`flow/run.sh`:
```
#!/bin/bash
# the make line also repeats each setting of config.mk as NAME=value (left out here)
make -C /OpenROAD-flow-scripts/flow DESIGN_CONFIG=/design/flow/config.mk WORK_HOME=/design/flow/orfs CLKGATE_MAP_FILE= finish
```
`flow/design.v`:
```
module clock(clk, reset, ballclk, plateclk, timeclk, refreshclk, dotmatrixclk,goalclk);
input clk;
input reset;
output ballclk, plateclk, timeclk, refreshclk, dotmatrixclk,goalclk;
reg ballclk, plateclk, timeclk, refreshclk, dotmatrixclk,goalclk;
reg [31:0]count1, count2, count3, count4, count5,count6;
always@(posedge clk)
begin
  if(!reset)
  begin
    count1 <= 32'd0; count2 <= 32'd0; count3 <= 32'd0;
    count4 <= 32'd0; count5 <= 32'd0; count6 <= 32'd0;
    timeclk <= 0; ballclk <= 0; plateclk <= 0;
    refreshclk <= 0; dotmatrixclk <= 0; goalclk <= 0;
  end
  else
  begin
   if(count1 == 32'd1000)
   begin
      count1 <= 32'd0;
      timeclk <= 1;
   end
   else
   begin
      count1 <= count1 + 32'd1;
		timeclk <= 0;
	end
	if(count2 == 32'd250)
   begin
      count2 <= 32'd0;
      ballclk <= 1;
   end
   else
   begin
      count2 <= count2 + 32'd1;
		ballclk <= 0;
	end
	if(count3 == 32'd500)
   begin
      count3 <= 32'd0;
      plateclk <= 1;
   end
   else
   begin
      count3 <= count3 + 32'd1;
		plateclk <= 0;
	end
	if(count4 == 32'd25)
   begin
      count4 <= 32'd0;
      refreshclk <= 1;
   end
   else
   begin
      count4 <= count4 + 32'd1;
		refreshclk <= 0;
	end
	if(count5 == 32'd4)
   begin
      count5 <= 32'd0;
      dotmatrixclk <= 1;
   end
   else
   begin
      count5 <= count5 + 32'd1;
		dotmatrixclk <= 0;
	end
	if(count6 == 32'd4000)
   begin
      count6 <= 32'd0;
      goalclk <= 1;
   end
   else
   begin
      count6 <= count6 + 32'd1;
		goalclk <= 0;
	end
  end
end
endmodule 
module plate(reset,clk,en,sw1,sw2,sw3,sw4,nextleftpos,nextrightpos);
input reset,clk,en, sw1, sw2, sw3, sw4;
output [7:0]nextleftpos, nextrightpos;  
reg [7:0]nextleftpos, nextrightpos;
always@(posedge clk)	
begin
	if(!reset)
		nextleftpos <=8'b00111000;
	else if(en)
	begin
		if(sw2)  
		begin
			if(sw1)	 
			begin
				if(nextleftpos == 8'b11100000) 
					nextleftpos <= nextleftpos;
				else 
					nextleftpos <= nextleftpos<<1;	
			end
			else	 
			begin
				if(nextleftpos == 8'b00000111)
					nextleftpos <= nextleftpos;
				else 
					nextleftpos <= nextleftpos>>1;
			end
		end
		else	 
			nextleftpos <= nextleftpos;
	end
end
always@(posedge clk)
begin
	if(!reset)
		nextrightpos<=8'b00111000;
	else if(en)
	begin
		if(sw4)	 
		begin
			if(sw3)	 
			begin	
				if(nextrightpos == 8'b11100000) 
					nextrightpos <= nextrightpos;
				else 
					nextrightpos <= nextrightpos<<1; 
			end
			else	 
			begin
				if(nextrightpos == 8'b00000111)
					nextrightpos <= nextrightpos;
				else 
					nextrightpos <= nextrightpos>>1;
			end
		end
		else	 
		begin
			nextrightpos <= nextrightpos;
		end	
	end
end
endmodule
module sevendisplay	(lscore,rscore,timecount,
							 out1,out2,out3,out4,out5,out6
							 );
input [6:0]lscore,rscore,timecount;  
output  [6:0] out1,out2,out3,out4,out5,out6;  
reg
[3:0]decimal_lscore,digit_lscore,  
decimal_rscore,digit_rscore,  
decimal_timecount,digit_timecount;  
reg
[6:0] out1,out2,out3,out4,out5,out6;
always@(*)	
begin
		decimal_lscore = lscore/10;  
		case(decimal_lscore)
			1:out1=7'b1111001;
			2:out1=7'b0100100;
			3:out1=7'b0110000;
			4:out1=7'b0011001;
			5:out1=7'b0010010;
			6:out1=7'b0000010;
			7:out1=7'b1111000;
			8:out1=7'b0000000;
			9:out1=7'b0010000;
			default:out1=7'b1000000;
		endcase
		digit_lscore = lscore%10;  
		case(digit_lscore)
			1:out2=7'b1111001;
			2:out2=7'b0100100;
			3:out2=7'b0110000;
			4:out2=7'b0011001;
			5:out2=7'b0010010;
			6:out2=7'b0000010;
			7:out2=7'b1111000;
			8:out2=7'b0000000;
			9:out2=7'b0010000;
			default:out2=7'b1000000;
		endcase
end
always@(*)	
begin
		decimal_rscore = rscore/10;
		case(decimal_rscore)
			1:out3=7'b1111001;
			2:out3=7'b0100100;
			3:out3=7'b0110000;
			4:out3=7'b0011001;
			5:out3=7'b0010010;
			6:out3=7'b0000010;
			7:out3=7'b1111000;
			8:out3=7'b0000000;
			9:out3=7'b0010000;
			default:out3=7'b1000000;
		endcase
		digit_rscore = rscore%10;
		case(digit_rscore)
			1:out4=7'b1111001;
			2:out4=7'b0100100;
			3:out4=7'b0110000;
			4:out4=7'b0011001;
			5:out4=7'b0010010;
			6:out4=7'b0000010;
			7:out4=7'b1111000;
			8:out4=7'b0000000;
			9:out4=7'b0010000;
			default:out4=7'b1000000;
		endcase
end
always@(*)	
begin	
		decimal_timecount = timecount/10;
		case(decimal_timecount)
			1:out5=7'b1111001;
			2:out5=7'b0100100;
			3:out5=7'b0110000;
			4:out5=7'b0011001;
			5:out5=7'b0010010;
			6:out5=7'b0000010;
			7:out5=7'b1111000;
			8:out5=7'b0000000;
			9:out5=7'b0010000;
			default:out5=7'b1000000;
		endcase
		digit_timecount = timecount%10;
		case(digit_timecount)
			1:out6=7'b1111001;
			2:out6=7'b0100100;
			3:out6=7'b0110000;
			4:out6=7'b0011001;
			5:out6=7'b0010010;
			6:out6=7'b0000010;
			7:out6=7'b1111000;
			8:out6=7'b0000000;
			9:out6=7'b0010000;
			default:out6=7'b1000000;
		endcase
end
endmodule
module dotmatrix(clk,reset,en,gamestate,dot_row,dot0_col,dot1_col,
                      my_plate,enemy_plate,x,y, 
                      rscore,lscore);
    input clk;
    input reset, en;
    input [1:0]gamestate;
    input [3:0]x;
    input [2:0]y;
    input [7:0]my_plate;
    input [7:0]enemy_plate;
    input [6:0]rscore,lscore;
    output [7:0]dot_row;
    output [7:0]dot0_col,dot1_col;
    reg [7:0]dot_row;
    reg [7:0]dot0_col;
    reg [7:0]dot1_col;
    reg [3:0] step;
	 reg [15:0] dot_col;
    always@(posedge clk)
    if(!reset)
    begin
			step = 4'd0;
			dot_row = 8'b11111111;
			{dot0_col,dot1_col} = 16'd0;
			dot_col = 16'd0;
    end
    else if(en)
    begin
			if (step == 4'd0) 
				step = 4'd15;
			else 
				step = step - 4'd1;
			dot_row = 8'b11111111;
			{dot0_col,dot1_col} = dot_col;
			dot_col = 16'b00000000_00000000;
			case(gamestate)
				0: 
				begin
					dot_col[step] = 1;
					case (step)
						15:dot_row=8'b11111111;
						14:dot_row=8'b00011111;
						13:dot_row=8'b10111111;
						12:dot_row=8'b00011111;
						11:dot_row=8'b11111000;
						10:dot_row=8'b11111010;
						9: dot_row=8'b11111000;
						8: dot_row=8'b00011111;
						7: dot_row=8'b01011111;
						6: dot_row=8'b01011111;
						5: dot_row=8'b11111000;
						4: dot_row=8'b11111101;
						3: dot_row=8'b11111010;
						2: dot_row=8'b01111111;
						1: dot_row=8'b10011111;
						0: dot_row=8'b01111111;
					endcase	
				end
            1: 
            begin
					dot_col[step] = 1;
					case(x)
						1:
						case (step)
							14:dot_row= ~enemy_plate;
							15:dot_row= ~my_plate;
							13:dot_row= ~(8'b00000001<<y);
							12:dot_row=8'b11111111;
							11:dot_row=8'b11111111;
							10:dot_row=8'b11111111;
							9: dot_row=8'b11111111;
							8: dot_row=8'b11111111;
							7: dot_row=8'b11111111;
							6: dot_row=8'b11111111;
							5: dot_row=8'b11111111;
							4: dot_row=8'b11111111;
							3: dot_row=8'b11111111;
							2: dot_row=8'b11111111;
							1: dot_row=8'b11111111;
							0: dot_row=8'b11111111;
						endcase	
						2:
						case (step)
							14:dot_row= ~enemy_plate;
							15:dot_row= ~my_plate;
							13:dot_row=8'b11111111;
							12:dot_row= ~(8'b00000001<<y);
							11:dot_row=8'b11111111;
							10:dot_row=8'b11111111;
							9: dot_row=8'b11111111;
							8: dot_row=8'b11111111;
							7: dot_row=8'b11111111;
							6: dot_row=8'b11111111;
							5: dot_row=8'b11111111;
							4: dot_row=8'b11111111;
							3: dot_row=8'b11111111;
							2: dot_row=8'b11111111;
							1: dot_row=8'b11111111;
							0: dot_row=8'b11111111;
						endcase	
						3:
						case (step)
							14:dot_row= ~enemy_plate;
							15:dot_row= ~my_plate;
							13:dot_row=8'b11111111;
							12:dot_row=8'b11111111; 
							11:dot_row=~(8'b00000001<<y);
							10:dot_row=8'b11111111;
							9: dot_row=8'b11111111;
							8: dot_row=8'b11111111;
							7: dot_row=8'b11111111;
							6: dot_row=8'b11111111;
							5: dot_row=8'b11111111;
							4: dot_row=8'b11111111;
							3: dot_row=8'b11111111;
							2: dot_row=8'b11111111;
							1: dot_row=8'b11111111;
							0: dot_row=8'b11111111;
						endcase
						4:
						case (step)
							14:dot_row= ~enemy_plate;
							15:dot_row= ~my_plate;
							13:dot_row=8'b11111111;
							12:dot_row=8'b11111111; 
							11:dot_row=8'b11111111; 
							10:dot_row=~(8'b00000001<<y);
							9: dot_row=8'b11111111;
							8: dot_row=8'b11111111;
							7: dot_row=8'b11111111;
							6: dot_row=8'b11111111;
							5: dot_row=8'b11111111;
							4: dot_row=8'b11111111;
							3: dot_row=8'b11111111;
							2: dot_row=8'b11111111;
							1: dot_row=8'b11111111;
							0: dot_row=8'b11111111;
						endcase	
						5:
						case (step)
							14:dot_row= ~enemy_plate;
							15:dot_row= ~my_plate;
							13:dot_row=8'b11111111;
							12:dot_row=8'b11111111; 
							11:dot_row=8'b11111111; 
							10:dot_row=8'b11111111;
							9: dot_row=~(8'b00000001<<y);
							8: dot_row=8'b11111111;
							7: dot_row=8'b11111111;
							6: dot_row=8'b11111111;
							5: dot_row=8'b11111111;
							4: dot_row=8'b11111111;
							3: dot_row=8'b11111111;
							2: dot_row=8'b11111111;
							1: dot_row=8'b11111111;
							0: dot_row=8'b11111111;
						endcase	
						6:
						case (step)
							14:dot_row= ~enemy_plate;
							15:dot_row= ~my_plate;
							13:dot_row=8'b11111111;
							12:dot_row=8'b11111111; 
							11:dot_row=8'b11111111; 
							10:dot_row=8'b11111111;
							9: dot_row=8'b11111111;
							8: dot_row=~(8'b00000001<<y);
							7: dot_row=8'b11111111;
							6: dot_row=8'b11111111;
							5: dot_row=8'b11111111;
							4: dot_row=8'b11111111;
							3: dot_row=8'b11111111;
							2: dot_row=8'b11111111;
							1: dot_row=8'b11111111;
							0: dot_row=8'b11111111;	
						endcase	
						7:
						case (step)
							14:dot_row= ~enemy_plate;
							15:dot_row= ~my_plate;
							13:dot_row=8'b11111111;
							12:dot_row=8'b11111111; 
							11:dot_row=8'b11111111; 
							10:dot_row=8'b11111111;
							9: dot_row=8'b11111111;
							8: dot_row=8'b11111111;
							7: dot_row=~(8'b00000001<<y);
							6: dot_row=8'b11111111;
							5: dot_row=8'b11111111;
							4: dot_row=8'b11111111;
							3: dot_row=8'b11111111;
							2: dot_row=8'b11111111;
							1: dot_row=8'b11111111;
							0: dot_row=8'b11111111;
						endcase	
						8:
						case (step)
							14:dot_row= ~enemy_plate;
							15:dot_row= ~my_plate;
							13:dot_row=8'b11111111;
							12:dot_row=8'b11111111; 
							11:dot_row=8'b11111111; 
							10:dot_row=8'b11111111;
							9: dot_row=8'b11111111;
							8: dot_row=8'b11111111;
							7: dot_row=8'b11111111;
							6: dot_row=~(8'b00000001<<y);
							5: dot_row=8'b11111111;
							4: dot_row=8'b11111111;
							3: dot_row=8'b11111111;
							2: dot_row=8'b11111111;
							1: dot_row=8'b11111111;
							0: dot_row=8'b11111111;
						endcase	
						9:
						case (step)
							14:dot_row= ~enemy_plate;
							15:dot_row= ~my_plate;
							13:dot_row=8'b11111111;
							12:dot_row=8'b11111111; 
							11:dot_row=8'b11111111; 
							10:dot_row=8'b11111111;
							9: dot_row=8'b11111111;
							8: dot_row=8'b11111111;
							7: dot_row=8'b11111111;
							6: dot_row=8'b11111111;
							5: dot_row=~(8'b00000001<<y);
							4: dot_row=8'b11111111;
							3: dot_row=8'b11111111;
							2: dot_row=8'b11111111;
							1: dot_row=8'b11111111;
							0: dot_row=8'b11111111;
						endcase	
						10:
						case (step)
							14:dot_row= ~enemy_plate;
							15:dot_row= ~my_plate;
							13:dot_row=8'b11111111;
							12:dot_row=8'b11111111; 
							11:dot_row=8'b11111111; 
							10:dot_row=8'b11111111;
							9: dot_row=8'b11111111;
							8: dot_row=8'b11111111;
							7: dot_row=8'b11111111;
							6: dot_row=8'b11111111;
							5: dot_row=8'b11111111;
							4: dot_row=~(8'b00000001<<y);
							3: dot_row=8'b11111111;
							2: dot_row=8'b11111111;
							1: dot_row=8'b11111111;
							0: dot_row=8'b11111111;
						endcase	
						11:
						case (step)
							14:dot_row= ~enemy_plate;
							15:dot_row= ~my_plate;
							13:dot_row=8'b11111111;
							12:dot_row=8'b11111111; 
							11:dot_row=8'b11111111; 
							10:dot_row=8'b11111111;
							9: dot_row=8'b11111111;
							8: dot_row=8'b11111111;
							7: dot_row=8'b11111111;
							6: dot_row=8'b11111111;
							5: dot_row=8'b11111111;
							4: dot_row=8'b11111111;
							3: dot_row=~(8'b00000001<<y);
							2: dot_row=8'b11111111;
							1: dot_row=8'b11111111;
							0: dot_row=8'b11111111;
						endcase	
						12:
						case (step)
							14:dot_row= ~enemy_plate;
							15:dot_row= ~my_plate;
							13:dot_row=8'b11111111;
							12:dot_row=8'b11111111; 
							11:dot_row=8'b11111111; 
							10:dot_row=8'b11111111;
							9: dot_row=8'b11111111;
							8: dot_row=8'b11111111;
							7: dot_row=8'b11111111;
							6: dot_row=8'b11111111;
							5: dot_row=8'b11111111;
							4: dot_row=8'b11111111;
							3: dot_row=8'b11111111;
							2: dot_row=~(8'b00000001<<y);
							1: dot_row=8'b11111111;
							0: dot_row=8'b11111111;
						endcase	
						13:
						case (step)
							14:dot_row= ~enemy_plate;
							15:dot_row= ~my_plate;
							13:dot_row=8'b11111111;
							12:dot_row=8'b11111111; 
							11:dot_row=8'b11111111; 
							10:dot_row=8'b11111111;
							9: dot_row=8'b11111111;
							8: dot_row=8'b11111111;
							7: dot_row=8'b11111111;
							6: dot_row=8'b11111111;
							5: dot_row=8'b11111111;
							4: dot_row=8'b11111111;
							3: dot_row=8'b11111111;
							2: dot_row=8'b11111111;
							1: dot_row=~(8'b00000001<<y);
							0: dot_row=8'b11111111;
						endcase	
						14:
						case (step)
							14:dot_row= ~enemy_plate;
							15:dot_row= ~my_plate;
							13:dot_row=8'b11111111;
							12:dot_row=8'b11111111; 
							11:dot_row=8'b11111111; 
							10:dot_row=8'b11111111;
							9: dot_row=8'b11111111;
							8: dot_row=8'b11111111;
							7: dot_row=8'b11111111;
							6: dot_row=8'b11111111;
							5: dot_row=8'b11111111;
							4: dot_row=8'b11111111;
							3: dot_row=8'b11111111;
							2: dot_row=8'b11111111;
							1: dot_row=8'b11111111;
							0: dot_row=~(8'b00000001<<y);
						endcase	
					endcase      
            end 
            2:
            begin
               if(rscore == lscore)
					begin
						dot_col[step] = 1;
						case (step)
							15:dot_row=8'b11111111;
							14:dot_row=8'b11111111;
							13:dot_row=8'b10000001;
							12:dot_row=8'b10111110;
							11:dot_row=8'b10111110;
							10:dot_row=8'b11011101;
							9: dot_row=8'b11100011;
							8: dot_row=8'b11111111;
							7: dot_row=8'b11111111;
							6: dot_row=8'b11111111;
							5: dot_row=8'b10000001;
							4: dot_row=8'b10111110;
							3: dot_row=8'b10111110;
							2: dot_row=8'b11011101;
							1: dot_row=8'b11100011;
							0: dot_row=8'b11111111;
						endcase	
					end
               else if(rscore > lscore) 
               begin
						dot_col[step] = 1;
						case (step)
							15:dot_row=8'b11111111;
							14:dot_row=8'b11111111;
							13:dot_row=8'b11111111;
							12:dot_row=8'b11111111;
							11:dot_row=8'b11111111;
							10:dot_row=8'b11111111;
							9: dot_row=8'b11111111;
							8: dot_row=8'b11111111;
							7: dot_row=8'b11111111;
							6: dot_row=8'b10001111;
							5: dot_row=8'b11100011;
							4: dot_row=8'b11111001;
							3: dot_row=8'b11000111;
							2: dot_row=8'b11111001;
							1: dot_row=8'b11100011;
							0: dot_row=8'b10001111;
						endcase	
					end               
               else
					begin
						dot_col[step] = 1;
						case (step)
							15:dot_row=8'b11111111;
							14:dot_row=8'b10001111;
							13:dot_row=8'b11100011;
							12:dot_row=8'b11111001;
							11:dot_row=8'b11000111;
							10:dot_row=8'b11111001;
							9: dot_row=8'b11100011;
							8: dot_row=8'b10001111;
							7: dot_row=8'b11111111;
							6: dot_row=8'b11111111;
							5: dot_row=8'b11111111;
							4: dot_row=8'b11111111;
							3: dot_row=8'b11111111;
							2: dot_row=8'b11111111;
							1: dot_row=8'b11111111;
							0: dot_row=8'b11111111;
						endcase	
					end	
            end
        endcase 
   end      
endmodule 
module Final_Project(reset,sw1,sw2,sw3,sw4,FPGA_clk,dot_row,dot0_col,dot1_col,
							out1, out2, out3, out4, out5, out6);
input FPGA_clk;	 
input reset, sw1, sw2, sw3, sw4; 
output [7:0]dot_row, dot0_col, dot1_col;
output [6:0]out1, out2, out3, out4, out5, out6;
reg [3:0]x;	 
reg move_x;	 
reg [1:0]move_y;	 
reg [2:0]y;	 
reg [1:0]gamestate;	 
reg [6:0]timecount;  
reg [6:0]lscore, rscore;
reg [3:0]x_q;
reg [2:0]y_q;
reg [1:0]gamestate_q;
reg [6:0]lscore_q, rscore_q;
wire [7:0]my_plate, enemy_plate; 
wire ballclk;
wire plateclk;
wire timeclk;
wire refreshclk;	
wire dotmatrixclk;
wire goalclk;
wire [7:0]dot_row, dot0_col, dot1_col;
wire [6:0]out1, out2, out3, out4, out5, out6;
dotmatrix DOT(.clk(FPGA_clk), .reset(reset), .en(dotmatrixclk), .gamestate(gamestate_q), .dot_row(dot_row), 
				  .dot0_col(dot0_col), .dot1_col(dot1_col), .my_plate(my_plate),
				  .rscore(rscore_q), .lscore(lscore_q),
				  .enemy_plate(enemy_plate), .x(x_q), .y(y_q));
plate PLA (.reset(reset), .clk(FPGA_clk), .en(plateclk), .sw1(sw1), .sw2(sw2), .sw3(sw3), .sw4(sw4), 
			  .nextleftpos(my_plate), .nextrightpos(enemy_plate));
sevendisplay SEV(.lscore(lscore), .rscore(rscore), .timecount(timecount),
					  .out1(out1), .out2(out2), .out3(out3), .out4(out4),
					  .out5(out5), .out6(out6));
clock CLK(.clk(FPGA_clk), .reset(reset), .ballclk(ballclk), .plateclk(plateclk),
			 .timeclk(timeclk), .refreshclk(refreshclk), .dotmatrixclk(dotmatrixclk),.goalclk(goalclk));	
	always@(posedge FPGA_clk) 	 
	begin						 
		if(!reset)				 
		begin
			timecount = 7'd5;
			move_x = 1'b1;
			move_y = 2'd2;
			x = 4'd14;
			y = 3'd3;
			lscore = 0;
			rscore = 0;
			gamestate = 2'd0;
		end
		else						 
		begin					 
			if(gamestate == 2'd0)	
			begin
				if(timeclk)
				begin
					if(timecount == 7'd0)
					begin
						timecount = 7'd99; 
						gamestate = 2'd1;
					end
					else
					begin
						if(timeclk)
						begin	
							timecount = timecount - 7'd1;
						end
						else
							timecount = timecount;
					end	
				end
				else
				begin
					timecount = timecount;
				end
			end
			else if(gamestate == 2'd1)	
			begin	
				if(timeclk)
				begin
					if(timecount == 7'd0)
							gamestate = 2'd2;
					else
					begin
							timecount = timecount - 7'd1;
					end
				end
				if(ballclk)
				begin	
					case(move_x)			 
					0:
					begin
						if(x == 4'd14)
						begin
							move_x = 1'd1;
							if((my_plate >> y) == 3'd7) 
							begin
								move_y = 2'd1;
								if(y == 3'd0)
									move_y = 2'd3;	
							end
							else if((my_plate >> y) == 3'd3)
								move_y = 2'd2;
							else if((my_plate >> y) == 3'd1)
							begin
								move_y = 2'd3;
								if(y == 3'd7)
									move_y = 2'd1;
							end
							else
							begin
								lscore = lscore + 7'd1;
								gamestate = 2'd3; 
							end	
						end									
						else
							move_x = 1'd0;
						x = x + 4'd1;
						end
					1:							 
					begin
						if(x == 4'd1)
						begin
							move_x = 1'd0;
							if((enemy_plate >> y) == 3'd7)
							begin
								move_y = 2'd1;
								if(y == 3'd0)
									move_y = 2'd3;	
							end
							else if((enemy_plate >> y) == 3'd3)
								move_y = 2'd2;
							else if((enemy_plate >> y) == 3'd1)
							begin
								move_y = 2'd3;
								if(y == 3'd7)
									move_y = 2'd1;
							end
							else
							begin
								rscore = rscore + 7'd1;
								gamestate = 2'd3; 
							end
						end
						else
							move_x = 1'd1;
						x = x - 4'd1;
					end
					endcase	
					if(move_y == 2'd1)			 
					begin
						if(y == 3'd0)
							move_y = 2'd3;
						else	
							y = y - 3'd1;
					end	
					else if(move_y == 2'd3)
					begin
						if(y == 3'd7)
							move_y = 2'd1;
						else
							y = y + 3'd1;
					end
					else
						y = y;
				end
				else
				begin
					move_x = move_x;
					move_y = move_y;
					x = x;
					y = y;
				end
			end
			else if (gamestate == 2'd2)
			begin
				rscore = rscore;
				lscore = lscore;
				timecount = timecount;
			end
			else 
			begin
				if(goalclk)
				begin
					move_x = 1'b1;
					move_y = 2'd2;
					x = 4'd14;
					y = 3'd3;
					gamestate = 2'd1;
				end
				else
					gamestate = 2'd3;
			end
		end
		x_q <= x;
		y_q <= y;
		gamestate_q <= gamestate;
		lscore_q <= lscore;
		rscore_q <= rscore;
	end
endmodule 
```
`flow/config.mk`:
```
export PLATFORM = sky130hd
export DESIGN_NAME = Final_Project
export DESIGN_NICKNAME = Final_Project
export VERILOG_FILES = /design/flow/design.v
export SDC_FILE = /design/flow/constraint.sdc
export NUM_CORES = 4
export LEC_CHECK = 0
export CAP_MARGIN = 15
export CORE_MARGIN = 2
export CORE_UTILIZATION = 68
export CTS_CLUSTER_SIZE = 34
export MAX_ROUTING_LAYER = met4
export SLEW_MARGIN = 20
```
`flow/constraint.sdc`:
```
create_clock -name core_clock -period 8.15 [get_ports {FPGA_clk}]
set_input_delay 1.6300 -clock core_clock [delete_from_list [all_inputs] [get_ports {FPGA_clk}]]
set_output_delay 1.6300 -clock core_clock [all_outputs]
set_load 0.01 [all_outputs]
```
==> results of run 1 <==
-- final cells by class --
| cell class | count | area [µm²] | share of cell area |
|---|---|---|---|
| Timing Repair Buffer | 89 | 857 | 0.0437 |
| Inverter | 71 | 267 | 0.0136 |
| Multi-Input combinational cell | 1919 | 11900 | 0.606 |
| Clock buffer | 41 | 830 | 0.0423 |
| Tap cell | 335 | 419 | 0.0214 |
| Sequential cell | 263 | 5270 | 0.268 |
| Clock inverter | 8 | 100 | 0.00510 |
-- layer usage --
metal | wire length, µm | track usage | part of all wire
met1 | 20900 | 0.445 | 0.42
met5 | 0 | - | 0
met2 | 23900 | 0.600 | 0.48
met3 | 3680 | 0.0475 | 0.073
met4 | 1710 | 0.129 | 0.034
-- through the flow --
stage / instances / total power, µW / util / area (µm²) / setup WS (ns)
final: 2726 / 2820 / 0.755 / 19600 / 1.31
after global placement: 2675 / 1560 / 0.717 / 18600 / 2.24
after CTS: 2724 / 2810 / 0.754 / 19600 / 1.35
after floorplan: 2398 / 1500 / - / 18000 / 3.20
after detailed placement: 2675 / 1570 / 0.718 / 18700 / 1.96
after global routing: 2726 / 2890 / 0.755 / 19600 / 0.944
==> flow_summary.toml, run 1 <==
# generated from flow reports
[worst_setup_path]
crit_path_end_kind = "output port"
crit_family = "AND-OR/OR-AND gates"
r2r_start = "DOT.step[0]$_SDFFE_PN0P_"
r2r-end = "DOT.dot_row[3]$_SDFFE_PN1P_"
cp_cell_sequence = "nor2_1 > inv_1 > ha_1 > nand2b_1 > o21ai_1 > o21ai_1 > a21boi_4 > o221ai_1 > a21o_1 > a21o_1 > inv_2 > mux2i_1 > nor2_1 > a211oi_1 > a21oi_1 > clkdlybuf4s50_1"
cp.buffers_inverters = 3
crit_path_top_delay_cell = "mux2i_1"
slowest_delay_ns = 0.64
r2r_cells = 13
worstSetupPathDepth = 16
start_kind = "flip-flop"
startpoint = "rscore[5]$_SDFFE_PN0P_"
crit_type = "reg2out"
cp.arrival_ns = 5.21
required_ns = 6.52
r2r_setup_slack_ns = 2.71
path_max_fanout = 15
endpoint = "out4[6]"

[grt]
grtUsageTotal = 0.358
grt_pass1_wl_um = 82800
grt_pass1_vias = 16900
antenna_found_initial = 0
grt_max_degree = 52
grt-ovfl-total = 0

[final_timing]
max_slew_margin = 0.316
fmax_mhz = 146
final.setup.tns_ns = 0
drv_slew = 0
post-route-min-period_ns = 6.84
period_used_share = 0.839
hold-worst-slack_ns = 0.470
setup_viol = 0
grt_setup_unrepaired = "no"
final_hold_viol_count = 0
clock_skew_ns = 0.0214
worst_slew_pin_slew_ns = 1.02

[yosys]
top_cells_by_area = "dfxtp_1, nor2_1, a21oi_1, xor2_1, nand2_1"
syn_nets = 2472
syn_area_mm2 = 0.0180
top_area_frac = 0.293
syn-instance-count = 2398
yosysTopAreaCell = "dfxtp_1"
simple_gate_share = 0.288
synth-xor-area-share = 0.0853
synthTopLogicFamily = "simple AND/OR/NAND/NOR gates"
async_flop_share = 0
synth.most_common_cell = "nor2_1"
ys_ff = 263
postSynthSeqShare = 0.293
synth-main-ff-cell = "dfxtp_1"
ys_warn_count = 5
adder_share = 0.0500
post_synth_ao_oa_area_fraction = 0.199
ys_cells = 2398
mux_area_frac = 0.0366
synth_area_per_cell_um2 = 7.49
edf_count = 0
yosys-stat-area_mm2 = 0.0180
ys_types = 103
common_cells = "nor2_1, dfxtp_1, a21oi_1"

[pwr]
power.internal_uw = 2110
p_per_area_mw_per_mm2 = 143
switching_share = 0.251
worst_ir_drop_vdd_mv = 0.216
p_sw_uw = 708
power_leader = "sequential cells"
comb-power_uw = 238
pwr-share-comb = 0.085
pg_seq_uw = 1310
clock_power_share = 0.450
leakage_uw = 0.00724
powerClk_uw = 1270
p_seq_frac = 0.466

[die]
io_pins = 72
row_count = 59
fp-utilization = 0.691
die_y_um = 167
dieWidth_um = 167
core_area_mm2 = 0.0260
die_area_mm2 = 0.0277

[routing]
route.detailed.drc = 0
wl_per_cell_um = 18.4
vias = 17800
drt_first_pass_iters = 6
drtIter0Drc = 2169
n_antenna_cell = 0
vias_per_cell = 6.52
wirelength_um = 50200
ant_nets = 0

[clocking]
ctsHoldBuffers = 0
htree_levels = 1
numCtsBuffers = 28
max-clock-path-buffers = 3
clock-sinks = 263
post-cts-setup-buffer-count = 0
clk_latency_ns = 0.57
tritoncts = "built"
cts_resized = 0
cts.clk_slew.worst_paths_ns = 0.06
cts_root_buf = "clkbuf_16"

[min_path]
hp-class = "reg2reg"
min_to = "CLK.count6[0]$_SDFF_PP0_"
hold_depth = 1
holdCritStartpoint = "CLK.count6[0]$_SDFF_PP0_"

[run]
maxCapViolCount = 0
warnings = 64

[place]
dp_hpwl_um = 34300
gp_congestion = 1.09
io_buffers = 71

[layout]
layout.nets = 2446
fillers = 1943
syn2layout_area_growth_pct = 9.27

[status]
status = "complete, no violations"
==> run 2, diff against run 1 <==
Settings changed: CAP_MARGIN 15 to 20, CORE_UTILIZATION 68 to 30, CTS_CLUSTER_SIZE 34 to default, MAX_ROUTING_LAYER met4 to default.
Clock period 8.15 ns to 13.8 ns, I/O delays scaled along.
==> flow_summary.toml, run 2 <==
# generated from flow reports
[yosys]
synth.most_common_cell = "nor2_1"
ys_warn_count = 5
synth-xor-area-share = 0.0853
post_synth_ao_oa_area_fraction = 0.199
async_flop_share = 0
adder_share = 0.0500
ys_types = 103
ys_cells = 2398
synthTopLogicFamily = "simple AND/OR/NAND/NOR gates"
synth_area_per_cell_um2 = 7.49
synth-main-ff-cell = "dfxtp_1"
edf_count = 0
postSynthSeqShare = 0.293
yosysTopAreaCell = "dfxtp_1"
mux_area_frac = 0.0366
common_cells = "nor2_1, dfxtp_1, a21oi_1"
top_cells_by_area = "dfxtp_1, nor2_1, a21oi_1, xor2_1, nand2_1"
top_area_frac = 0.293
syn-instance-count = 2398
syn_nets = 2472
syn_area_mm2 = 0.0180
simple_gate_share = 0.288
ys_ff = 263
yosys-stat-area_mm2 = 0.0180

[clocking]
clk_latency_ns = 0.59
max-clock-path-buffers = 3
tritoncts = "built"
clock-sinks = 263
cts_root_buf = "clkbuf_16"
htree_levels = 1
cts.clk_slew.worst_paths_ns = 0.06
numCtsBuffers = 31
ctsHoldBuffers = 0
post-cts-setup-buffer-count = 0
cts_resized = 0

[die]
dieWidth_um = 249
die_area_mm2 = 0.0618
core_area_mm2 = 0.0591
io_pins = 72
fp-utilization = 0.304
row_count = 89
die_y_um = 249

[worst_setup_path]
startpoint = "rscore[5]$_SDFFE_PN0P_"
r2r_start = "DOT.step[0]$_SDFFE_PN0P_"
r2r-end = "DOT.dot_row[3]$_SDFFE_PN1P_"
required_ns = 11.04
cp.arrival_ns = 5.14
crit_path_end_kind = "output port"
r2r_cells = 14
crit_type = "reg2out"
start_kind = "flip-flop"
worstSetupPathDepth = 16
crit_path_top_delay_cell = "dfxtp_1"
cp.buffers_inverters = 3
slowest_delay_ns = 0.63
cp_cell_sequence = "nor2_1 > inv_1 > ha_1 > nand2b_1 > o21ai_1 > o21ai_1 > a21boi_4 > o221ai_1 > a21o_1 > a21o_1 > inv_2 > mux2i_1 > nor2_1 > a211oi_1 > a21oi_1 > clkdlybuf4s50_1"
path_max_fanout = 15
crit_family = "AND-OR/OR-AND gates"
r2r_setup_slack_ns = 8.57
endpoint = "out4[6]"

[routing]
n_antenna_cell = 0
route.detailed.drc = 0
wl_per_cell_um = 16.3
wirelength_um = 51800
vias_per_cell = 5.50
drtIter0Drc = 1435
drt_first_pass_iters = 24
vias = 17400
ant_nets = 0

[final_timing]
clock_skew_ns = 0.0247
fin_ws_ns = 5.90
period_used_share = 0.573
post-route-min-period_ns = 7.90
drv_slew = 0
worst_slew_pin_slew_ns = 1.04
fmax_mhz = 127
setup_viol = 0
final_hold_viol_count = 0
final.setup.tns_ns = 0
hold-worst-slack_ns = 0.465
max_slew_margin = 0.306
grt_setup_unrepaired = "no"

[pwr]
power.internal_uw = 1300
power_leader = "clock"
leakage_uw = 0.00726
pwr-share-comb = 0.080
comb-power_uw = 140
switching_share = 0.249
clock_power_share = 0.473
p_seq_frac = 0.446
p_sw_uw = 433
powerClk_uw = 822
pg_seq_uw = 775
finalPower_uw = 1740
p_per_area_mw_per_mm2 = 85.8
worst_ir_drop_vdd_mv = 0.0906

[grt]
grtUsageTotal = 0.160
grt_pass1_wl_um = 84300
grt_max_degree = 59
grt-ovfl-total = 0
antenna_found_initial = 0
grt_pass1_vias = 16300

[status]
status = "complete, no violations"

[layout]
layout.nets = 2447
final_area_mm2 = 0.0202
fillers = 6136
syn2layout_area_growth_pct = 12.7

[min_path]
hold_depth = 1
hp-class = "reg2reg"
holdCritStartpoint = "CLK.count3[0]$_SDFF_PP0_"
min_to = "CLK.count3[0]$_SDFF_PP0_"

[run]
maxCapViolCount = 0
warnings = 62

[place]
postPlaceCellArea_mm2 = 0.0192
detailedPlace.worstSlack_ns = 6.58
io_buffers = 71
dp_hpwl_um = 36900
gp_congestion = 0.990
-- run 2: metrics by stage --
stage,utilization,std cells
2_1_floorplan,-,2398
3_3_place_gp,0.324,3111
3_5_place_dp,0.324,3111
4_1_cts,0.342,3166
5_1_grt,0.342,3168
6_report,0.342,3168
-- run 2: routing by layer --
metal / track usage / vias to the layer above / part of all wire
li1: - / 8494 / -
met1: 0.216 / 8208 / 0.46
met2: 0.259 / 607 / 0.45
met3: 0.0227 / 112 / 0.063
met4: 0.0545 / 0 / 0.030
met5: 0 / - / 0
-- run 2: layout make-up --
class / instances / area (µm²) / area share
clock buffers: 46 / 882 / 0.0436
well taps: 773 / 967 / 0.0478
repair buffers: 87 / 841 / 0.0415
flip-flops and latches: 263 / 5270 / 0.260
clock inverters: 9 / 131 / 0.00649
inverters: 71 / 267 / 0.0132
multi-input cells: 1919 / 11900 / 0.587
==> run 3, diff against run 2 <==
Settings changed: CORE_UTILIZATION 30 to 34.
Clock period 13.8 ns to 10.2 ns, I/O delays scaled along.
==> flow_summary.toml, run 3 <==
# generated from flow reports
[status]
status = "complete, no violations"

[grt]
grt_max_degree = 57
gr-usage-met3 = 0.0249
grt_util_met2 = 0.297
antenna_found_initial = 0
grt_pass1_vias = 15900
grtUsageMet1 = 0.252
grt_busiest_layer = "met2"
grtUsageTotal = 0.183
grt-ovfl-total = 0
grt_pass1_wl_um = 83300

[yosys]
adder_share = 0.0500
common_cells = "nor2_1, dfxtp_1, a21oi_1"
synthTopLogicFamily = "simple AND/OR/NAND/NOR gates"
mux_area_frac = 0.0366
syn_nets = 2472
top_area_frac = 0.293
synth-xor-area-share = 0.0853
edf_count = 0
syn-instance-count = 2398
async_flop_share = 0
ys_warn_count = 5
ys_types = 103
syn_area_mm2 = 0.0180
ys_cells = 2398
top_cells_by_area = "dfxtp_1, nor2_1, a21oi_1, xor2_1, nand2_1"
ys_ff = 263
postSynthSeqShare = 0.293
yosysTopAreaCell = "dfxtp_1"
simple_gate_share = 0.288
synth.most_common_cell = "nor2_1"
yosys-stat-area_mm2 = 0.0180
synth-main-ff-cell = "dfxtp_1"
post_synth_ao_oa_area_fraction = 0.199
synth_area_per_cell_um2 = 7.49

[clocking]
cts_root_buf = "clkbuf_16"
htree_levels = 1
post-cts-setup-buffer-count = 0
clock-sinks = 263
max-clock-path-buffers = 3
clk_latency_ns = 0.59
cts.clk_slew.worst_paths_ns = 0.06
numCtsBuffers = 31
tritoncts = "built"
cts_resized = 0
ctsHoldBuffers = 0

[run]
warnings = 62
maxCapViolCount = 0

[pwr]
worst_ir_drop_vdd_mv = 0.133
power_leader = "clock"
power.internal_uw = 1770
p_sw_uw = 598
p_seq_frac = 0.443
clock_power_share = 0.477
p_per_area_mw_per_mm2 = 117
comb-power_uw = 189
pwr-share-comb = 0.080
switching_share = 0.253
leakage_uw = 0.00730
powerClk_uw = 1130
pg_seq_uw = 1050

[place]
io_buffers = 71
dp_hpwl_um = 37000
dp.cells = 3030
gp_congestion = 0.954

[worst_setup_path]
start_kind = "flip-flop"
crit_type = "reg2out"
crit_path_end_kind = "output port"
crit_path_top_delay_cell = "dfxtp_1"
cp.buffers_inverters = 3
slowest_delay_ns = 0.64
r2r-end = "DOT.dot_row[3]$_SDFFE_PN1P_"
startpoint = "rscore[5]$_SDFFE_PN0P_"
path_max_fanout = 15
required_ns = 8.16
worstSetupPathDepth = 16
cp.arrival_ns = 5.25
r2r_start = "DOT.step[0]$_SDFFE_PN0P_"
crit_family = "AND-OR/OR-AND gates"
endpoint = "out4[6]"
r2r_setup_slack_ns = 4.62
cp_cell_sequence = "nor2_1 > inv_1 > ha_1 > nand2b_1 > o21ai_1 > o21ai_1 > a21boi_4 > o221ai_1 > a21o_1 > a21o_1 > inv_2 > mux2i_1 > nor2_1 > a211oi_1 > a21oi_1 > clkdlybuf4s50_1"
r2r_cells = 13

[final_timing]
fmax_mhz = 137
post-route-min-period_ns = 7.29
grt_setup_unrepaired = "no"
final.setup.tns_ns = 0
drv_slew = 0
period_used_share = 0.715
final_hold_viol_count = 0
max_slew_margin = 0.171
setup_viol = 0
worst_slew_pin_slew_ns = 1.24
clock_skew_ns = 0.0135

[layout]
layout.nets = 2449
stdcell_count = 3085
syn2layout_area_growth_pct = 12.1

[die]
die_area_mm2 = 0.0547
core_area_mm2 = 0.0524
row_count = 84
die_y_um = 234
fp-utilization = 0.342
io_pins = 72
dieWidth_um = 234

[min_path]
holdCritStartpoint = "CLK.count6[0]$_SDFF_PP0_"
min_to = "CLK.count6[0]$_SDFF_PP0_"
hold_depth = 1
hp-class = "reg2reg"

[routing]
drt_first_pass_iters = 8
wl_per_cell_um = 16.9
vias = 17200
ant_nets = 0
vias_per_cell = 5.58
n_antenna_cell = 0
wirelength_um = 52200
drtIter0Drc = 1600
route.detailed.drc = 0
[run 3: layer usage]
metal	routed length [µm]	share of wire	vias up
li1	-	-	8482
met1	24200	0.46	8089
met2	23500	0.45	545
met3	3280	0.063	88
met4	1190	0.023	0
met5	0	0	-
[run 3: through the flow]
step	util	hold slack (ns)	worst slack [ns]	power, µW	area (µm²)
after global placement	0.364	0.444	3.79	1250	19100
final	0.384	0.463	2.91	2370	20100
after detailed placement	0.364	0.457	3.56	1250	19100
after global routing	0.384	0.493	2.44	2460	20100
after CTS	0.384	0.472	2.95	2400	20100
after floorplan	-	0.430	4.84	1200	18000
[run 3: area by class of cell]
class,instances,area (µm²)
Sequential cell,263,5270
Clock buffer,43,881
Tap cell,688,861
Clock inverter,12,146
Inverter,71,267
Timing Repair Buffer,89,856
Fill cell,5338,32300
Multi-Input combinational cell,1919,11900
==> run 4, diff against run 3 <==
Settings changed: ABC_AREA from default to 1, CORE_UTILIZATION 34 to 68, CTS_CLUSTER_SIZE from default to 76, MAX_ROUTING_LAYER from default to met4, SETUP_SLACK_MARGIN from default to 1.12.
Clock period 10.2 ns to 4.21 ns, I/O delays scaled along.
==> flow_summary.toml, run 4 <==
# physical design summary
[grt]
grtUsageTotal = 0.886
grt-ovfl-total = 461

[die]
die_y_um = 174
row_count = 62
core_area_mm2 = 0.0285
io_pins = 72
fp-utilization = 0.686
die_area_mm2 = 0.0301
dieWidth_um = 174

[place]
detailedPlace.worstSlack_ns = -0.144
io_buffers = 71
dp_hpwl_um = 43200
gp_congestion = 1.05

[yosys]
postSynthSeqShare = 0.269
post_synth_ao_oa_area_fraction = 0.140
yosysTopAreaCell = "dfxtp_1"
ys_types = 59
ys_cells = 3192
ys_warn_count = 5
mux_area_frac = 0
top_cells_by_area = "dfxtp_1, nand2_1, nor2_1, nand3_1, inv_1"
simple_gate_share = 0.412
syn-instance-count = 3192
synth-xor-area-share = 0.0291
top_area_frac = 0.269
edf_count = 0
ys_ff = 263
synth_area_per_cell_um2 = 6.12
syn_nets = 3266
yosys-stat-area_mm2 = 0.0195
common_cells = "nand2_1, nor2_1, inv_1"
syn_area_mm2 = 0.0195
synthTopLogicFamily = "simple AND/OR/NAND/NOR gates"
synth.most_common_cell = "nand2_1"
synth-main-ff-cell = "dfxtp_1"
adder_share = 0.0439
async_flop_share = 0

[clocking]
cts_root_buf = "clkbuf_16"
max-clock-path-buffers = 3
htree_levels = 1
numCtsBuffers = 28
clock-sinks = 263
ctsHoldBuffers = 0

[status]
haltStage = "5_1_grt"
error = "[ERROR GRT-0232] Routing congestion too high. Check the congestion heatmap in the GUI."
status = "aborted with a tool error"
run 4: stage by stage:
| stage | setup TNS, ns | area [µm²] | hold WS (ns) | instances | total power [µW] |
|---|---|---|---|---|---|
| 2_1_floorplan | 0 | 20200 | 0.430 | 3192 | 2960 |
| 3_3_place_gp | 0 | 21400 | 0.440 | 3619 | 3110 |
| 3_5_place_dp | -1.24 | 21400 | 0.448 | 3619 | 3120 |
| 4_1_cts | -2.35 | 23700 | 0.462 | 3759 | 5680 |
run 4: what timing repair did:
item                                   in CTS
setup endpoints to repair                  67
pin swaps                                 115
resized                                   371
buffers inserted                           89
endpoints found under the hold margin       0
cloned                                      1
run 4: routing by layer:
metal / GRT usage / overflow
met1: 0.867 / 38
met2: 1.00 / 235
met3: 0.766 / 52
met4: 0.886 / 136
met5: - / -
==> run 5, diff against run 4 <==
Settings changed: CORE_UTILIZATION 68 to 72, CTS_CLUSTER_SIZE 76 to default, MAX_ROUTING_LAYER met4 to default, SETUP_SLACK_MARGIN 1.12 to default.
Clock period 4.21 ns to 6.57 ns, I/O delays scaled along.
==> flow_summary.toml, run 5 <==
# generated from flow reports
[min_path]
hold_depth = 1
min_to = "CLK.count3[0]$_SDFF_PP0_"
hp-class = "reg2reg"
holdCritStartpoint = "CLK.count3[0]$_SDFF_PP0_"

[routing]
drt_first_pass_iters = 10
route.detailed.drc = 0
wirelength_um = 54400
n_antenna_cell = 0
ant_nets = 0
drtIter0Drc = 2405
wl_per_cell_um = 15.2
vias_per_cell = 6.08
vias = 21700

[worst_setup_path]
crit_type = "reg2out"
r2r_setup_slack_ns = 1.91
r2r_cells = 21
cp.arrival_ns = 4.57
crit_top_cell = "nand2_1"
required_ns = 5.26
slowest_delay_ns = 0.54
cp_cell_sequence = "nor2_1 > inv_1 > ha_1 > o21ai_1 > nand2_2 > nor2_4 > nor2_1 > nor2_1 > nor2_1 > nor3_2 > nand2_2 > nand2_1 > nand2_1 > clkinv_1 > nand2_2 > nand2_4 > nand2_1 > nand2_1 > inv_1 > ha_1 > nand3_1 > nand3_1 > nand2_1 > clkdlybuf4s50_1"
crit_path_top_delay_cell = "clkdlybuf4s50_1"
endpoint = "out6[4]"
crit_family = "simple AND/OR/NAND/NOR gates"
path_max_fanout = 8
startpoint = "timecount[4]$_SDFFE_PN0P_"
start_kind = "flip-flop"
crit_path_end_kind = "output port"
cp.buffers_inverters = 4
r2r-end = "DOT.dot_row[2]$_SDFFE_PN1P_"
worstSetupPathDepth = 24
r2r_start = "DOT.step[0]$_SDFFE_PN0P_"

[layout]
layout.nets = 3284
syn2layout_area_growth_pct = 8.87
final_util = 0.794
fillers = 1982

[yosys]
ys_types = 59
synth_area_per_cell_um2 = 6.12
synthTopLogicFamily = "simple AND/OR/NAND/NOR gates"
top_area_frac = 0.269
simple_gate_share = 0.412
ys_cells = 3192
synth-xor-area-share = 0.0291
post_synth_ao_oa_area_fraction = 0.140
postSynthSeqShare = 0.269
syn-instance-count = 3192
synth-main-ff-cell = "dfxtp_1"
syn_nets = 3266
synth.most_common_cell = "nand2_1"
adder_share = 0.0439
syn_area_mm2 = 0.0195
yosysTopAreaCell = "dfxtp_1"
ys_ff = 263
top_cells_by_area = "dfxtp_1, nand2_1, nor2_1, nand3_1, inv_1"
async_flop_share = 0
ys_warn_count = 5
mux_area_frac = 0
yosys-stat-area_mm2 = 0.0195
common_cells = "nand2_1, nor2_1, inv_1"
edf_count = 0

[place]
dp_hpwl_um = 38700
io_buffers = 71
gp_congestion = 1.07

[die]
row_count = 60
fp-utilization = 0.729
die_y_um = 169
die_area_mm2 = 0.0285
core_area_mm2 = 0.0268
io_pins = 72
dieWidth_um = 169

[final_timing]
fmax_mhz = 170
final_hold_viol_count = 0
worst_slew_pin_slew_ns = 1.05
max_slew_margin = 0.297
final.setup.tns_ns = 0
post-route-min-period_ns = 5.89
grt_setup_unrepaired = "no"
setup_viol = 0
drv_slew = 0
clock_skew_ns = 0.0500
period_used_share = 0.896

[pwr]
comb-power_uw = 332
power_leader = "sequential cells"
p_seq_frac = 0.454
p_per_area_mw_per_mm2 = 168
switching_share = 0.256
worst_ir_drop_vdd_mv = 0.232
clock_power_share = 0.453
power.internal_uw = 2660
powerClk_uw = 1620
pg_seq_uw = 1620
p_sw_uw = 914
leakage_uw = 0.00937
pwr-share-comb = 0.093

[clocking]
clock-sinks = 263
cts.clk_slew.worst_paths_ns = 0.06
cts_resized = 0
numCtsBuffers = 28
cts_root_buf = "clkbuf_16"
tritoncts = "built"
post-cts-setup-buffer-count = 0
clk_latency_ns = 0.58
max-clock-path-buffers = 3
ctsHoldBuffers = 0
htree_levels = 1

[grt]
grtUsageTotal = 0.371
grt_pass1_vias = 20100
grt-ovfl-total = 0
grt_max_degree = 53
antenna_found_initial = 0
grt_pass1_wl_um = 91300

[status]
status = "complete, no violations"

[run]
maxCapViolCount = 0
warnings = 64
-- run 5: cell type report --
class,instances,area (µm²),share of cell area
tap,341,427,0.0201
clock inverter,11,170,0.00800
timing repair buffer,80,773,0.0364
clock buffer,39,782,0.0368
multi-input combinational,2400,12200,0.574
sequential,263,5270,0.248
inverter,437,1650,0.0776
-- run 5: metrics by stage --
step	instance area [µm²]	setup slack [ns]	power (µW)	cells	hold slack, ns
after detailed placement	20300	1.37	1970	3521	0.455
final	21300	0.682	3580	3571	0.464
after CTS	21300	0.691	3570	3571	0.468
after floorplan	19500	2.22	1890	3192	0.430
after global routing	21300	0.374	3680	3571	0.484
after global placement	20300	1.61	1970	3521	0.438
-- run 5: layer usage --
layer	wire (µm)	GRT usage
met4	2080	0.151
met3	4680	0.0491
met1	21600	0.459
met2	26000	0.653
met5	0	0
==> run 6, diff against run 5 <==
Settings changed: CORE_UTILIZATION 72 to 70, CTS_CLUSTER_DIAMETER from default to 201, MAX_ROUTING_LAYER from default to met4.
Clock period 6.57 ns to 4.22 ns, I/O delays scaled along.
==> flow_summary.toml, run 6 <==
# physical design summary
[yosys]
synth-xor-area-share = 0.0291
common_cells = "nand2_1, nor2_1, inv_1"
syn-instance-count = 3192
adder_share = 0.0439
top_cells_by_area = "dfxtp_1, nand2_1, nor2_1, nand3_1, inv_1"
edf_count = 0
async_flop_share = 0
simple_gate_share = 0.412
ys_types = 59
synth.most_common_cell = "nand2_1"
mux_area_frac = 0
synth-main-ff-cell = "dfxtp_1"
ys_warn_count = 5
top_area_frac = 0.269
ys_cells = 3192
synthTopLogicFamily = "simple AND/OR/NAND/NOR gates"
synth_area_per_cell_um2 = 6.12
syn_area_mm2 = 0.0195
postSynthSeqShare = 0.269
syn_nets = 3266
yosysTopAreaCell = "dfxtp_1"
ys_ff = 263
yosys-stat-area_mm2 = 0.0195
post_synth_ao_oa_area_fraction = 0.140

[status]
haltStage = "5_1_grt"
status = "aborted with a tool error"
error = "[ERROR GRT-0232] Routing congestion too high. Check the congestion heatmap in the GUI."

[place]
dp_hpwl_um = 41700
io_buffers = 71
detailedPlace.worstSlack_ns = -0.276
dp.cells = 3620
gp_congestion = 1.02

[clocking]
htree_levels = 1
cts_root_buf = "clkbuf_16"
max-clock-path-buffers = 3
numCtsBuffers = 27
clock-sinks = 263

[die]
dieWidth_um = 171
core_area_mm2 = 0.0276
io_pins = 72
die_y_um = 171
die_area_mm2 = 0.0293
row_count = 61
fp-utilization = 0.707

[grt]
grtUsageTotal = 0.793
grt-ovfl-total = 330
==> run 6: through the flow <==
stage                     instance area, µm²  hold WS, ns
after floorplan                        19500        0.430
after global placement                 20800        0.441
after detailed placement               20800        0.447
after CTS                              22400        0.466
==> run 6: metal layers <==
layer  GRT usage  GRT overflow
met2       0.937           177
met5           -             -
met3       0.644            37
met4       0.750            99
met1       0.784            17
==> run 6: what timing repair did <==
item,4_1_cts
pin swaps,85
cloned,1
hold buffers,0
endpoints found under the setup margin,42
setup buffers,42
resized,299
==> run 7, diff against run 6 <==
Settings changed: ABC_AREA 1 to default, CELL_PAD_IN_SITES_GLOBAL_PLACEMENT from default to 2, CORE_UTILIZATION 70 to 26, CTS_CLUSTER_DIAMETER 201 to default, CTS_CLUSTER_SIZE from default to 79, GPL_ROUTABILITY_DRIVEN from default to 1, GPL_TIMING_DRIVEN from default to 1, HOLD_SLACK_MARGIN from default to -0.01, MAX_ROUTING_LAYER met4 to met5, MIN_ROUTING_LAYER from default to met2, PLACE_DENSITY from default to 0.66, SETUP_SLACK_MARGIN from default to -0.77, TNS_END_PERCENT from default to 25.
Clock period 4.22 ns to 10.0 ns, I/O delays scaled along.
==> flow_summary.toml, run 7 <==
# generated from flow reports
[run]
warnings = 62
maxCapViolCount = 0

[yosys]
simple_gate_share = 0.288
syn-instance-count = 2398
adder_share = 0.0500
synth-xor-area-share = 0.0853
ys_types = 103
synth-main-ff-cell = "dfxtp_1"
async_flop_share = 0
syn_nets = 2472
syn_area_mm2 = 0.0180
synth_area_per_cell_um2 = 7.49
ys_ff = 263
postSynthSeqShare = 0.293
ys_warn_count = 5
edf_count = 0
top_area_frac = 0.293
ys_cells = 2398
post_synth_ao_oa_area_fraction = 0.199
mux_area_frac = 0.0366
common_cells = "nor2_1, dfxtp_1, a21oi_1"
synthTopLogicFamily = "simple AND/OR/NAND/NOR gates"
synth.most_common_cell = "nor2_1"
top_cells_by_area = "dfxtp_1, nor2_1, a21oi_1, xor2_1, nand2_1"
yosys-stat-area_mm2 = 0.0180
yosysTopAreaCell = "dfxtp_1"

[final_timing]
hold-worst-slack_ns = 0.459
clock_skew_ns = 0.0307
worst_slew_pin_slew_ns = 1.04
fmax_mhz = 142
post-route-min-period_ns = 7.06
setup_viol = 0
final.setup.tns_ns = 0
final_hold_viol_count = 0
grt_setup_unrepaired = "no"
drv_slew = 0
fin_ws_ns = 2.94
max_slew_margin = 0.309
period_used_share = 0.706

[pwr]
clock_power_share = 0.506
power_leader = "clock"
switching_share = 0.258
p_sw_uw = 665
powerClk_uw = 1300
pwr-share-comb = 0.079
worst_ir_drop_vdd_mv = 0.0873
p_seq_frac = 0.415
leakage_uw = 0.00740
p_per_area_mw_per_mm2 = 125
comb-power_uw = 204
power.internal_uw = 1910
pg_seq_uw = 1070

[worst_setup_path]
cp.arrival_ns = 5.06
crit_type = "reg2out"
start_kind = "flip-flop"
startpoint = "rscore[5]$_SDFFE_PN0P_"
worstSetupPathDepth = 16
path_max_fanout = 15
r2r_setup_slack_ns = 4.11
crit_path_top_delay_cell = "dfxtp_1"
cp.buffers_inverters = 3
crit_family = "AND-OR/OR-AND gates"
r2r_cells = 13
slowest_delay_ns = 0.62
required_ns = 8.00
r2r-end = "DOT.dot_row[3]$_SDFFE_PN1P_"
cp_cell_sequence = "nor2_1 > inv_1 > ha_1 > nand2b_1 > o21ai_1 > o21ai_1 > a21boi_4 > xor2_1 > a21o_1 > a21o_1 > inv_2 > mux2i_1 > nor2_1 > a211oi_1 > a21oi_1 > clkdlybuf4s50_1"
r2r_start = "DOT.step[0]$_SDFFE_PN0P_"
endpoint = "out4[6]"
crit_path_end_kind = "output port"

[grt]
grt-ovfl-total = 0
grt_pass1_wl_um = 92300
grt_pass1_vias = 25200
antenna_found_initial = 0
grt_max_degree = 59
grtUsageTotal = 0.244

[clocking]
max-clock-path-buffers = 3
cts.clk_slew.worst_paths_ns = 0.05
post-cts-setup-buffer-count = 0
clock-sinks = 263
htree_levels = 2
ctsHoldBuffers = 0
clk_latency_ns = 0.56
tritoncts = "built"
numCtsBuffers = 35
cts_root_buf = "clkbuf_16"
cts_resized = 0

[die]
die_area_mm2 = 0.0712
dieWidth_um = 267
io_pins = 72
row_count = 96
die_y_um = 267
core_area_mm2 = 0.0685
fp-utilization = 0.262

[min_path]
hold_depth = 1
hp-class = "reg2reg"
holdCritStartpoint = "CLK.count3[0]$_SDFF_PP0_"
min_to = "CLK.count3[0]$_SDFF_PP0_"

[layout]
syn2layout_area_growth_pct = 14.7
logic_area_mm2 = 0.0119
fillers = 7392
layout.nets = 2459
flop_area_mm2 = 0.00527

[routing]
wirelength_um = 58200
ant_nets = 0
route.detailed.drc = 0
vias = 23800
wl_per_cell_um = 17.7
drtIter0Drc = 3673
drt_first_pass_iters = 51
vias_per_cell = 7.23

[place]
dp_hpwl_um = 40500
gp_congestion = 0.915
detailedPlace.worstSlack_ns = 3.57
io_buffers = 71

[status]
status = "complete, no violations"
[run 7: through the flow]
stage | instance area [µm²] | std cells | utilization | power [µW]
3_5_place_dp | 19400 | 3230 | 0.283 | 1290
6_report | 20600 | 3295 | 0.301 | 2580
5_1_grt | 20600 | 3293 | 0.301 | 2690
2_1_floorplan | 18000 | 2398 | - | 1220
3_3_place_gp | 19400 | 3229 | 0.283 | 1290
4_1_cts | 20600 | 3293 | 0.301 | 2600
[run 7: layout make-up]
class                   instances  area share
multi-input cells            1919       0.576
flip-flops and latches        263       0.256
well taps                     882      0.0536
clock buffers                  49      0.0495
repair buffers                 95      0.0430
inverters                      71      0.0129
clock inverters                14     0.00869
diodes                          2    0.000243
[run 7: per-layer routing]
layer  share of wire  up-vias  global-route usage
li1                -     8436                   -
met1               0     8440                   -
met2            0.50     6401               0.286
met3            0.42      550               0.336
met4           0.072       10              0.0416
met5          0.0036        -              0.0589
==> run 8, diff against run 7 <==
Settings changed: CELL_PAD_IN_SITES_GLOBAL_PLACEMENT 2 to default, CORE_UTILIZATION 26 to 72, CTS_CLUSTER_DIAMETER from default to 210, CTS_CLUSTER_SIZE 79 to default, GPL_ROUTABILITY_DRIVEN 1 to default, HOLD_SLACK_MARGIN -0.01 to default, MAX_ROUTING_LAYER met5 to met4, MIN_ROUTING_LAYER met2 to default, PLACE_DENSITY 0.66 to default, SETUP_SLACK_MARGIN -0.77 to 1.3, TNS_END_PERCENT 25 to 80.
Clock period 10.0 ns to 4.86 ns, I/O delays scaled along.
==> flow_summary.toml, run 8 <==
# physical design summary
[status]
status = "aborted with a tool error"
haltStage = "5_1_grt"
error = "[ERROR GRT-0232] Routing congestion too high. Check the congestion heatmap in the GUI."

[die]
die_y_um = 162
dieWidth_um = 162
die_area_mm2 = 0.0262
fp-utilization = 0.736
core_area_mm2 = 0.0244
io_pins = 72
row_count = 57

[yosys]
synth-main-ff-cell = "dfxtp_1"
synthTopLogicFamily = "simple AND/OR/NAND/NOR gates"
synth.most_common_cell = "nor2_1"
synth-xor-area-share = 0.0853
edf_count = 0
postSynthSeqShare = 0.293
top_area_frac = 0.293
syn-instance-count = 2398
ys_cells = 2398
common_cells = "nor2_1, dfxtp_1, a21oi_1"
async_flop_share = 0
syn_area_mm2 = 0.0180
post_synth_ao_oa_area_fraction = 0.199
yosysTopAreaCell = "dfxtp_1"
top_cells_by_area = "dfxtp_1, nor2_1, a21oi_1, xor2_1, nand2_1"
mux_area_frac = 0.0366
yosys-stat-area_mm2 = 0.0180
ys_types = 103
adder_share = 0.0500
ys_warn_count = 5
ys_ff = 263
synth_area_per_cell_um2 = 7.49
simple_gate_share = 0.288
syn_nets = 2472

[place]
dp.cells = 2696
dp_hpwl_um = 39000
io_buffers = 71
gp_congestion = 1.03

[grt]
grtUsageTotal = 0.686
grt-ovfl-total = 12

[clocking]
htree_levels = 1
numCtsBuffers = 27
cts_root_buf = "clkbuf_16"
clock-sinks = 263
max-clock-path-buffers = 3
## run 8: metrics by stage
step / hold slack [ns] / setup slack [ns] / area (µm²)
4_1_cts: 0.486 / 0.314 / 21300
3_5_place_dp: 0.471 / 0.192 / 19300
3_3_place_gp: 0.441 / 0.405 / 19300
2_1_floorplan: 0.430 / 0.834 / 18400
## run 8: timing repair
item	in CTS
cloned	2
setup buffers	70
gates resized	313
hold buffers	0
pin swaps	45
endpoints found under the setup margin	57
## run 8: per-layer routing
metal | GRT overflow | GRT usage
met5 | - | -
met4 | 9 | 0.669
met1 | 0 | 0.685
met3 | 2 | 0.417
met2 | 1 | 0.898
==> run 9, diff against run 8 <==
Settings changed: CELL_PAD_IN_SITES_GLOBAL_PLACEMENT from default to 2, CORE_MARGIN 2 to 4, CORE_UTILIZATION 72 to 67, CTS_CLUSTER_DIAMETER 210 to 155, GPL_ROUTABILITY_DRIVEN from default to 0, GPL_TIMING_DRIVEN 1 to default, HOLD_SLACK_MARGIN from default to 0.06, MAX_ROUTING_LAYER met4 to default, MIN_ROUTING_LAYER from default to met1, PLACE_DENSITY_LB_ADDON from default to 0.12, SETUP_SLACK_MARGIN 1.3 to 1.65, SLEW_MARGIN 20 to 30, TNS_END_PERCENT 80 to default.
Clock period 4.86 ns to 12.1 ns, I/O delays scaled along.
==> flow_summary.toml, run 9 <==
# physical design summary
[yosys]
adder_share = 0.0500
syn_area_mm2 = 0.0180
postSynthSeqShare = 0.293
synth-main-ff-cell = "dfxtp_1"
yosysTopAreaCell = "dfxtp_1"
synth-xor-area-share = 0.0853
mux_area_frac = 0.0366
post_synth_ao_oa_area_fraction = 0.199
common_cells = "nor2_1, dfxtp_1, a21oi_1"
synth_area_per_cell_um2 = 7.49
async_flop_share = 0
ys_types = 103
top_cells_by_area = "dfxtp_1, nor2_1, a21oi_1, xor2_1, nand2_1"
ys_ff = 263
synthTopLogicFamily = "simple AND/OR/NAND/NOR gates"
edf_count = 0
syn_nets = 2472
ys_cells = 2398
ys_warn_count = 5
synth.most_common_cell = "nor2_1"
top_area_frac = 0.293
simple_gate_share = 0.288
syn-instance-count = 2398
yosys-stat-area_mm2 = 0.0180

[status]
haltStage = "3_1_place_gp_skip_io"
status = "aborted with a tool error"
error = "[ERROR FLW-0024] Place density exceeds 1.0 (current PLACE_DENSITY_LB_ADDON =  0.12). Please check if the value of  PLACE_DENSITY_LB_ADDON is between 0 and 0.99."

[die]
core_area_mm2 = 0.0262
dieWidth_um = 172
die_y_um = 172
fp-utilization = 0.685
die_area_mm2 = 0.0295
row_count = 59
==> run 10, diff against run 9 <==
Settings changed: ABC_AREA from default to 1, CELL_PAD_IN_SITES_GLOBAL_PLACEMENT 2 to default, CORE_MARGIN 4 to 2, CORE_UTILIZATION 67 to 40, CTS_CLUSTER_DIAMETER 155 to default, HOLD_SLACK_MARGIN 0.06 to default, MIN_ROUTING_LAYER met1 to default, PLACE_DENSITY from default to 0.51, PLACE_DENSITY_LB_ADDON 0.12 to default, SETUP_SLACK_MARGIN 1.65 to default, SLEW_MARGIN 30 to 20.
Clock period 12.1 ns to 10.0 ns, I/O delays scaled along.
==> flow_summary.toml, run 10 <==
# generated from flow reports
[routing]
drtIter0Drc = 1676
wl_per_cell_um = 15.3
wirelength_um = 59100
vias = 20700
route.detailed.drc = 0
vias_per_cell = 5.38
ant_nets = 0
drt_first_pass_iters = 5
n_antenna_cell = 0

[clocking]
numCtsBuffers = 34
cts_root_buf = "clkbuf_16"
max-clock-path-buffers = 3
clk_latency_ns = 0.56
tritoncts = "built"
post-cts-setup-buffer-count = 0
clock-sinks = 263
cts.clk_slew.worst_paths_ns = 0.05
cts_resized = 0
htree_levels = 2
ctsHoldBuffers = 0

[yosys]
synth-main-ff-cell = "dfxtp_1"
synth.most_common_cell = "nand2_1"
edf_count = 0
async_flop_share = 0
top_area_frac = 0.269
postSynthSeqShare = 0.269
post_synth_ao_oa_area_fraction = 0.140
ys_warn_count = 5
syn-instance-count = 3192
synth-xor-area-share = 0.0291
yosys-stat-area_mm2 = 0.0195
syn_nets = 3266
simple_gate_share = 0.412
adder_share = 0.0439
ys_types = 59
common_cells = "nand2_1, nor2_1, inv_1"
ys_cells = 3192
mux_area_frac = 0
ys_ff = 263
synth_area_per_cell_um2 = 6.12
top_cells_by_area = "dfxtp_1, nand2_1, nor2_1, nand3_1, inv_1"
yosysTopAreaCell = "dfxtp_1"
synthTopLogicFamily = "simple AND/OR/NAND/NOR gates"
syn_area_mm2 = 0.0195

[layout]
final_util = 0.453
syn2layout_area_growth_pct = 11.1
layout.nets = 3291

[pwr]
power.internal_uw = 1810
switching_share = 0.263
p_seq_frac = 0.435
power_leader = "clock"
powerClk_uw = 1160
pg_seq_uw = 1070
finalPower_uw = 2450
p_per_area_mw_per_mm2 = 113
p_sw_uw = 646
comb-power_uw = 225
pwr-share-comb = 0.092
clock_power_share = 0.473
leakage_uw = 0.00942
worst_ir_drop_vdd_mv = 0.0993

[worst_setup_path]
required_ns = 8.00
r2r_cells = 23
cp_cell_sequence = "nor2_1 > inv_1 > ha_1 > o21ai_1 > nand2_2 > nor2_4 > nor2_1 > nor2_1 > nor2_1 > nor3_2 > nand2_2 > nand2_1 > nand2_1 > clkinv_1 > nand2_2 > nand2_4 > nand2_1 > nand2_1 > inv_1 > ha_1 > nor3_1 > clkdlybuf4s50_1"
crit_path_end_kind = "output port"
r2r_start = "DOT.step[0]$_SDFFE_PN0P_"
cp.buffers_inverters = 4
slowest_delay_ns = 0.56
path_max_fanout = 8
start_kind = "flip-flop"
cp.arrival_ns = 4.36
r2r-end = "DOT.dot_row[4]$_SDFFE_PN1P_"
crit_family = "simple AND/OR/NAND/NOR gates"
crit_type = "reg2out"
crit_path_top_delay_cell = "clkdlybuf4s50_1"
endpoint = "out6[1]"
startpoint = "timecount[4]$_SDFFE_PN0P_"
worstSetupPathDepth = 22
r2r_setup_slack_ns = 5.08

[final_timing]
clock_skew_ns = 0.0335
final.setup.tns_ns = 0
fmax_mhz = 157
period_used_share = 0.636
final_hold_viol_count = 0
grt_setup_unrepaired = "no"
setup_viol = 0
hold-worst-slack_ns = 0.459
worst_slew_pin_slew_ns = 1.07
drv_slew = 0
post-route-min-period_ns = 6.36
max_slew_margin = 0.285
fin_ws_ns = 3.64

[place]
dp_hpwl_um = 43000
io_buffers = 71
detailedPlace.worstSlack_ns = 4.14

[die]
fp-utilization = 0.408
io_pins = 72
row_count = 80
core_area_mm2 = 0.0479
dieWidth_um = 225
die_area_mm2 = 0.0506
die_y_um = 225

[status]
status = "complete, no violations"

[grt]
grtUsageTotal = 0.228
grt_pass1_vias = 18900
antenna_found_initial = 0
grt_pass1_wl_um = 96000
grt_max_degree = 65
grt-ovfl-total = 0

[min_path]
hold_depth = 1
hp-class = "reg2reg"
min_to = "CLK.count6[0]$_SDFF_PP0_"
holdCritStartpoint = "CLK.count6[0]$_SDFF_PP0_"

[run]
warnings = 62
maxCapViolCount = 0
==> run 10: metrics by stage <==
stage	area, µm²	cells
after floorplan	19500	3192
after global placement	20700	3796
after detailed placement	20700	3796
after CTS	21700	3852
after global routing	21700	3852
final	21700	3852
==> run 10: final cells by class <==
type                            count  area (µm²)
Fill cell                        5165       26200
Multi-Input combinational cell   2400       12200
Sequential cell                   263        5270
Inverter                          437        1650
Clock buffer                       48         985
Timing Repair Buffer               81         781
Tap cell                          615         769
Clock inverter                      8        46.3
==> run 10: metal layers <==
metal,wire [µm],global-route usage
met5,0,0
met4,1690,0.0718
met3,3460,0.0318
met2,26200,0.371
met1,27800,0.312
No activity file was given, so power comes from the tool's default toggle rates.
